==> inputs of trial 29 <==
## OQ1_Stopwatch
module OQ1_Stopwatch(AN, Seg, Dot, CLK, Start, RESET);  
	output [3:0] AN;
	output [6:0] Seg;
	output Dot;
	input CLK, Start, RESET;
	parameter R = 2'b00;
    parameter W = 2'b01;
    parameter C = 2'b10;	
	reg  [11:0] divider_ds;
	reg  [5:0]  divider_ms;
	reg  [6:0]  Seg_Temp;
	reg  [3:0]  D3,D2,D1,D0,D_Temp,AN_Temp;
	reg  [1:0]  state,n_state;
	reg         dp;
	wire        RTC_ds,RTC_ms;
	always @(posedge CLK or posedge RESET) begin
	  if(RESET) divider_ms <= 0;
	  else if(divider_ms==32) divider_ms <= 0;
      else divider_ms <= divider_ms + 1;
    end
    assign RTC_ms = ((divider_ms == 32)?1'b1:1'b0);
	always @(posedge CLK or posedge RESET) begin
      if(RESET) divider_ds <= 0;
      else if(divider_ds==3276) divider_ds <= 0;
      else if(state==C) divider_ds <= divider_ds + 1;
    end
    assign RTC_ds = ((divider_ds == 3276)?1'b1:1'b0);
	always@(posedge CLK or posedge RESET) begin
      if(RESET) begin
        state <= R;
        D3 <= 0;
        D2 <= 0;
        D1 <= 0;
        D0 <= 0;
      end else begin
        state <= n_state;
        if(RTC_ds) begin
          if(D0 == 9) begin
            D0 <= 0;
            if(D1 == 9) begin
              D1 <= 0;
              if(D2 == 9) begin
                D2 <= 0;
                if(D3 == 9) begin
                  D3 <= 0;                  
                end else begin
                  D3 <= D3 + 1;
                end                    
              end else begin
                D2 <= D2 + 1;
              end      
            end else begin
              D1 <= D1 + 1;
            end
          end else begin
            D0 <= D0 + 1;
          end
        end      
      end
    end
    always@(*) begin
      case (state)
        R : if(RESET) n_state = R;
            else if(Start && !RESET) n_state = C;
            else n_state = W;
        W : if(RESET) n_state = R;
            else if(Start && !RESET) n_state = C;
  ...
clock: 5.52 ns
lec_check: 0
abc_area: 1
cap_margin: 20
core_aspect_ratio: 1.45
core_margin: 2
core_utilization: 72
cts_cluster_diameter: 389
cts_cluster_size: 94
place_density: 0.78
slew_margin: 20
run.sh (not shown) runs the stock make flow with config.mk's settings and CLKGATE_MAP_FILE=.
==> build 77: changes against trial 29 <==
Settings changed: ABC_AREA 1 to not set, CORE_ASPECT_RATIO 1.45 to not set, CORE_UTILIZATION 72 to 40, CTS_CLUSTER_DIAMETER 389 to 396, CTS_CLUSTER_SIZE 94 to 100, PLACE_DENSITY 0.78 to not set, SETUP_SLACK_MARGIN set to 2.37.
==> flow/constraint.sdc (replaced) <==
create_clock -name core_clock -period 10.0 [get_ports {CLK}]
set_input_delay 2.0000 -clock core_clock [delete_from_list [all_inputs] [get_ports {CLK}]]
set_output_delay 2.0000 -clock core_clock [all_outputs]
set_load 0.01 [all_outputs]
==> trial 50: changes against trial 29 <==
Settings changed: CORE_ASPECT_RATIO 1.45 to not set, CTS_CLUSTER_DIAMETER 389 to not set, CTS_CLUSTER_SIZE 94 to not set, PLACE_DENSITY 0.78 to not set, PLACE_DENSITY_LB_ADDON set to 0.0.
==> flow/constraint.sdc (replaced) <==
create_clock -name core_clock -period 2.21 [get_ports {CLK}]
set_input_delay 0.4420 -clock core_clock [delete_from_list [all_inputs] [get_ports {CLK}]]
set_output_delay 0.4420 -clock core_clock [all_outputs]
set_load 0.01 [all_outputs]
==> comparison <==
Between build 77 and trial 50, the lower critical path depth is in trial 50 (gap 1). Non-clock buffer count: trial 50 is higher than trial 29 (2). In sequential cell count, trial 50 and trial 29 do not differ. In trial 50 the synthesized area is larger than in build 77, by 5.9%. Routed wire length: trial 50 is higher than trial 29 (about 0.9%). Against trial 29, the cell count of trial 50 is larger by 1.6%. Clock skew is about the same in trial 29 and trial 50.
==> figures <==
|  | trial 29 | trial 50 | build 77 |
|---|---|---|---|
| Run status | no timing/DRC/antenna violations | no timing/DRC/antenna violations | no timing/DRC/antenna violations |
| Total via count after detailed routing | 2,358 | 2,422 | 1,898 |
| Resized cells post-CTS | 0 | 7 | 0 |
| Combinational fraction of design power | 0.118 | 0.119 | 0.088 |
| Plain + repair buffers | 15 | 17 | 15 |
| Fraction of area in non-clock buffers | 0.0490 | 0.0535 | 0.0517 |
| Area used by multi-input combinational logic | 1430 um2 | 1430 um2 | 1360 um2 |
| Number of ordinary inverters in the final layout | 50 | 50 | 15 |
| Worst Hold Path EP | dp | dp | divider_ds[8] |
| Power spent charging and discharging nets | 0.184 mW | 0.452 mW | 0.0903 mW |
| Max-area cell share | 0.373 | 0.373 | 0.395 |
| Number of buffers and inverters on the critical path | 3 | 2 | 2 |
| Y dimension of the die | 78.4 um | 65.8 um | 84.5 um |
| Post-CTS Setup Bufs | 0 | 2 | 0 |
| Amount of wire on met3 after detailed routing | 138 um | 252 um | 135 um |

==> job 5973 <==
==> flow/design.v <==
module OQ1_Stopwatch(AN, Seg, Dot, CLK, Start, RESET);  
	output [3:0] AN;
	output [6:0] Seg;
	output Dot;
	input CLK, Start, RESET;
	parameter R = 2'b00;
    parameter W = 2'b01;
    parameter C = 2'b10;	
	reg  [11:0] divider_ds;
	reg  [5:0]  divider_ms;
	reg  [6:0]  Seg_Temp;
	reg  [3:0]  D3,D2,D1,D0,D_Temp,AN_Temp;
	reg  [1:0]  state,n_state;
	reg         dp;
	wire        RTC_ds,RTC_ms;
	always @(posedge CLK or posedge RESET) begin
	  if(RESET) divider_ms <= 0;
	  else if(divider_ms==32) divider_ms <= 0;
      else divider_ms <= divider_ms + 1;
    end
    assign RTC_ms = ((divider_ms == 32)?1'b1:1'b0);
	always @(posedge CLK or posedge RESET) begin
      if(RESET) divider_ds <= 0;
      else if(divider_ds==3276) divider_ds <= 0;
      else if(state==C) divider_ds <= divider_ds + 1;
    end
    assign RTC_ds = ((divider_ds == 3276)?1'b1:1'b0);
	always@(posedge CLK or posedge RESET) begin
      if(RESET) begin
        state <= R;
        D3 <= 0;
        D2 <= 0;
        D1 <= 0;
        D0 <= 0;
      end else begin
        state <= n_state;
        if(RTC_ds) begin
          if(D0 == 9) begin
            D0 <= 0;
            if(D1 == 9) begin
              D1 <= 0;
              if(D2 == 9) begin
                D2 <= 0;
                if(D3 == 9) begin
                  D3 <= 0;                  
                end else begin
                  D3 <= D3 + 1;
                end                    
              end else begin
                D2 <= D2 + 1;
              end      
            end else begin
              D1 <= D1 + 1;
            end
          end else begin
            D0 <= D0 + 1;
          end
        end      
      end
    end
    always@(*) begin
      case (state)
        R : if(RESET) n_state = R;
            else if(Start && !RESET) n_state = C;
            else n_state = W;
        W : if(RESET) n_state = R;
            else if(Start && !RESET) n_state = C;
            else n_state = W;
        C : if(RESET) n_state = R;
            else n_state = C;        
        default : n_state = R;
      endcase
    end
    always@(posedge CLK or posedge RESET) begin
      if(RESET) begin
        D_Temp  <= 4'b0000;
        AN_Temp <= 4'b1110;
        dp      <= 1'b0;
      end else if(RTC_ms) begin
      case(AN_Temp)
        4'b0111 : begin
                    D_Temp <= D0;
                    AN_Temp <= 4'b1110;
                    dp <= 1;
                  end
        4'b1110 : begin
                    D_Temp <= D1;
                    AN_Temp <= 4'b1101;
                    dp <= 0;
                  end
        4'b1101 : begin
                    D_Temp <= D2;
                    AN_Temp <= 4'b1011;
                    dp <= 1;
                  end
        4'b1011 : begin
                    D_Temp <= D3;
                    AN_Temp <= 4'b0111;
                    dp <= 1;
                  end
      endcase
      end
    end    
    always @(*) begin
        case(D_Temp)
          0 : Seg_Temp=7'b1000000; 
          1 : Seg_Temp=7'b1111001; 
          2 : Seg_Temp=7'b0100100; 
          3 : Seg_Temp=7'b0110000; 
          4 : Seg_Temp=7'b0011001; 
          5 : Seg_Temp=7'b0010010; 
          6 : Seg_Temp=7'b0000010; 
          7 : Seg_Temp=7'b1111000; 
          8 : Seg_Temp=7'b0000000; 
          9 : Seg_Temp=7'b0011000; 
          default : Seg_Temp=7'b0111111; 
      endcase
    end
    assign Seg = Seg_Temp;
    assign AN = AN_Temp;
    assign Dot = dp;
endmodule
==> flow/run.sh <==
#!/bin/bash
# the make line also repeats each setting of config.mk as NAME=value (left out here)
make -C /OpenROAD-flow-scripts/flow DESIGN_CONFIG=/design/flow/config.mk WORK_HOME=/design/flow/orfs CLKGATE_MAP_FILE= finish
==> flow/config.mk <==
export PLATFORM = sky130hd
export DESIGN_NAME = OQ1_Stopwatch
export DESIGN_NICKNAME = OQ1_Stopwatch
export VERILOG_FILES = /design/flow/design.v
export SDC_FILE = /design/flow/constraint.sdc
export NUM_CORES = 4
export LEC_CHECK = 0
export ABC_AREA = 1
export CAP_MARGIN = 20
export CORE_MARGIN = 2
export CORE_UTILIZATION = 72
export CTS_CLUSTER_DIAMETER = 95
export CTS_CLUSTER_SIZE = 10
export PLACE_DENSITY_LB_ADDON = 0.0
export SETUP_SLACK_MARGIN = 0.64
export SLEW_MARGIN = 20
==> flow/constraint.sdc <==
create_clock -name core_clock -period 2.2 [get_ports {CLK}]
set_input_delay 0.4400 -clock core_clock [delete_from_list [all_inputs] [get_ports {CLK}]]
set_output_delay 0.4400 -clock core_clock [all_outputs]
set_load 0.01 [all_outputs]
==> job 5952: changes against job 5973 <==
- CORE_ASPECT_RATIO: unset -> 1.45
- CTS_CLUSTER_DIAMETER: 95 -> 396
- CTS_CLUSTER_SIZE: 10 -> 94
- PLACE_DENSITY: unset -> 0.78
- PLACE_DENSITY_LB_ADDON: 0.0 -> unset
- SETUP_SLACK_MARGIN: 0.64 -> unset
==> flow/constraint.sdc (replaced) <==
create_clock -name core_clock -period 5.34 [get_ports {CLK}]
set_input_delay 1.0680 -clock core_clock [delete_from_list [all_inputs] [get_ports {CLK}]]
set_output_delay 1.0680 -clock core_clock [all_outputs]
set_load 0.01 [all_outputs]
==> job 2154: changes against job 5973 <==
- ABC_AREA: 1 -> unset
- CORE_ASPECT_RATIO: unset -> 1.97
- CORE_UTILIZATION: 72 -> 63
- CTS_CLUSTER_DIAMETER: 95 -> unset
- CTS_CLUSTER_SIZE: 10 -> unset
- PLACE_DENSITY_LB_ADDON: 0.0 -> unset
- SETUP_SLACK_MARGIN: 0.64 -> unset
==> flow/constraint.sdc (replaced) <==
create_clock -name core_clock -period 10.0 [get_ports {CLK}]
set_input_delay 2.0000 -clock core_clock [delete_from_list [all_inputs] [get_ports {CLK}]]
set_output_delay 2.0000 -clock core_clock [all_outputs]
set_load 0.01 [all_outputs]
==> qor summary <==
| quantity | job 2154 | job 5952 | job 5973 |
|---|---|---|---|
| Power drawn by the clock network | 0.109 mW | 0.233 mW | 0.531 mW |
| Count of standard-cell rows | 32 | 27 | 22 |
| Met2 usage in global routing | 47.9% | 55.7% | 57.6% |
| Adder-cell share of the synthesized area | 4.34% | 4.10% | 4.10% |
| Met3 wire length | 128 µm | 166 µm | 548 µm |
| Most popular library cell in the synthesized design by count | dfrtp_1 | nand2_1 | nand2_1 |
| Number of cells on the worst hold path | 1 | 2 | 2 |
| Clock network latency to the later pin of the worst-skew pair | 0.30 ns | 0.30 ns | 0.29 ns |
| Post-Layout Cell Count | 329 | 433 | 459 |
| Proportion of power drawn by combinational gates | 9.0% | 11.6% | 14.5% |
| Internal Pwr Total | 0.255 mW | 0.500 mW | 1.20 mW |
| Total chip power | 0.347 mW | 0.692 mW | 1.72 mW |
| Setup repair bufs after CTS | 0 | 0 | 7 |
| Power share of the sequential group | 59.5% | 54.7% | 54.6% |
| Worst reg-to-reg path cell count | 6 | 7 | 8 |
| AO/OA Area Share | 12.3% | 6.14% | 6.14% |
| Core area | 3920 µm² | 3720 µm² | 3660 µm² |
| First-pass GRT wire length | 8.93 mm | 9.86 mm | 10.8 mm |
| Run status | no timing/DRC/antenna violations | no timing/DRC/antenna violations | no timing/DRC/antenna violations |
| Fill cell instance count of the final layout | 336 | 276 | 171 |
| Worst slack, placed | 6.35 ns | 2.64 ns | 0.129 ns |
| Chip area estimate from yosys synthesis | 2590 µm² | 2750 µm² | 2750 µm² |
| Reg-to-reg setup timing slack | 7.70 ns | 3.67 ns | 0.62 ns |
| Via count of the first global-routing pass | 2034 | 2408 | 2545 |
| Xor/xnor cell area share of the yosys netlist | 7.43% | 3.19% | 3.19% |
| Count of multi-input combinational gates | 196 | 273 | 275 |
| Relative max-transition margin | 41.0% | 63.2% | 62.4% |
No activity file was given, so power comes from the tool's default toggle rates.
